==> inputs of v32 <==
==> flow/design.v (excerpt) <==
module module_mini_cpu(
    input clk,               
    input rst,               
    input power,             
    input send,              
    input [17:0] switches,   
    output wire [7:0] data,  
    output wire rs,          
    output wire rw,          
    output wire en,          
    output wire lcd_on,      
    output wire lcd_blon     
);
Settings: LEC_CHECK=0, ABC_AREA=1, CAP_MARGIN=20, CORE_MARGIN=2, CORE_UTILIZATION=68, CTS_CLUSTER_SIZE=99, PLACE_DENSITY=0.6, SETUP_SLACK_MARGIN=0.63, SLEW_MARGIN=20; clock period 5.48 ns.
run.sh (not shown) runs the stock make flow with config.mk's settings and CLKGATE_MAP_FILE=.
==> v22 (differences from v32) <==
==> flow/config.mk (replaced) <==
export PLATFORM = sky130hd
export DESIGN_NAME = module_mini_cpu
export DESIGN_NICKNAME = module_mini_cpu
export VERILOG_FILES = /design/flow/design.v
export SDC_FILE = /design/flow/constraint.sdc
export NUM_CORES = 4
export LEC_CHECK = 0
export CAP_MARGIN = 40
export CORE_ASPECT_RATIO = 0.57
export CORE_MARGIN = 4
export CORE_UTILIZATION = 28
export CTS_CLUSTER_DIAMETER = 125
export GPL_ROUTABILITY_DRIVEN = 1
export HOLD_SLACK_MARGIN = 0.11
export MIN_ROUTING_LAYER = met2
export PLACE_DENSITY = 0.52
export SETUP_SLACK_MARGIN = 0.59
export SLEW_MARGIN = 20
==> flow/constraint.sdc (replaced) <==
create_clock -name core_clock -period 11.5 [get_ports {clk}]
set_input_delay 2.3000 -clock core_clock [delete_from_list [all_inputs] [get_ports {clk}]]
set_output_delay 2.3000 -clock core_clock [all_outputs]
set_load 0.01 [all_outputs]
==> notes <==
Against v22, the synthesized area of v32 is smaller by about 2.5%.
Synthesized cell count: v32 is larger than v22 (about 24%).
v32 failed in global routing (5_1_grt). v22 produced a layout that fails on setup timing.
Between v32 and v22, the lower die size is in v32 (gap 60%, measured against v22).


==> delta <==
module_mini_cpu again, from the RTL that the note above started with.
## module_mini_cpu
module module_mini_cpu(
    input clk,               
    input rst,               
    input power,             
    input send,              
    input [17:0] switches,   
    output wire [7:0] data,  
    output wire rs,          
    output wire rw,          
    output wire en,          
    output wire lcd_on,      
    output wire lcd_blon     
);
    localparam OFF        = 3'd0;
    localparam IDLE       = 3'd1;
    localparam FETCH      = 3'd2;
    localparam DECODE     = 3'd3;
    localparam EXECUTE    = 3'd4;
    localparam UPDATE_LCD = 3'd5;
    reg [2:0] state;
    reg system_on;
    reg prev_power;
    reg prev_send;
    reg [2:0] opcode;
    reg [3:0] dest_reg;
    reg [3:0] src1_reg;
    reg [3:0] src2_reg;
    reg [15:0] immediate;
    reg use_immediate;
    reg is_load;
    wire [15:0] mem_read_data1;
    wire [15:0] mem_read_data2;
    reg [3:0] mem_read_addr1;
    reg [3:0] mem_read_addr2;
    reg [3:0] mem_write_addr;
    reg [15:0] mem_write_data;
    reg mem_write_en;
    reg mem_reset;
    wire [15:0] alu_result;
    wire [15:0] alu_in_A;
    wire [15:0] alu_in_B;
    assign alu_in_A = mem_read_data1;
    assign alu_in_B = (use_immediate) ? immediate : mem_read_data2;
    reg lcd_update_en;
    wire [15:0] lcd_reg_value;
    memory mem_inst (
        .clk(clk),
        .reset(mem_reset),
        .read_reg1(mem_read_addr1),
        .read_reg2(mem_read_addr2),
        .write_reg(mem_write_addr),
        .write_data(mem_write_data),
        .reg_write_en(mem_write_en),
        .read_data1(mem_read_data1),
        .read_data2(mem_read_data2)
    );
    module_alu alu_inst (
        .register_A(alu_in_A),
        .register_B(alu_in_B),
		  .sendButton(send),
        .opcode(opcode),
        .result(alu_result)
    );
    lcd lcd_inst (
        .clk_50MHz(clk),
        .reset_n(system_on & ~rst),     
        .system_on(system_on),
        .display_enable(lcd_update_en),
        .opcode_last(opcode),
        .reg_number(src1_reg),  
  ...
make LEC_CHECK=0 CAP_MARGIN=20 CORE_MARGIN=2 CORE_UTILIZATION=40 PLACE_DENSITY=0.6 SLEW_MARGIN=20 finish   # period 18.2 ns
==> harbor: changes against delta <==
Settings changed: ABC_AREA from default to 1, CORE_UTILIZATION 40 to 72, CTS_CLUSTER_DIAMETER from default to 199, CTS_CLUSTER_SIZE from default to 99, PLACE_DENSITY 0.6 to 0.4, SETUP_SLACK_MARGIN from default to 1.63.
==> flow/constraint.sdc (replaced) <==
create_clock -name core_clock -period 5.48 [get_ports {clk}]
set_input_delay 1.0960 -clock core_clock [delete_from_list [all_inputs] [get_ports {clk}]]
set_output_delay 1.0960 -clock core_clock [all_outputs]
set_load 0.01 [all_outputs]
==> run notes <==
fresh numbers from the pnr run: Top cells by area edfxtp_1, fa_1, dfxtp_1, tap cells 1,276, post-route worst setup slack 1.51 ns, Met1 Wirelength 51,100 um, slowest stage delay, CP 0.74 ns, aggregate global routing overflow 0, Tool Warnings 52, Antenna Violating Nets Remaining 0, r2r worst-path depth 63, Worst setup EP type flip-flop, list of most frequent post-synthesis cells nand2_1, nor2_1, inv_1, leakage power 0.0165 uW, total track usage 0.238, yosys cell count 4,093, status timing/DRC/antenna clean, max-cap viol count 0, flop share of the area 0.272
the above is filed under delta

==> run notes <==
run results: total track usage 0.852, Die H 233 um, aggregate global routing overflow 458, count of buffers from port buffering 31, Err [ERROR GRT-0232] Routing congestion too high. Check the congestion heatmap in the GUI., status stopped before the end, Exit stage 5_1_grt, synth warn 6, core area 52,200 sq um, Post-synth EDFFs 285
the above is filed under harbor

Power figures rest on the tool's default switching activity, not on a simulated workload.
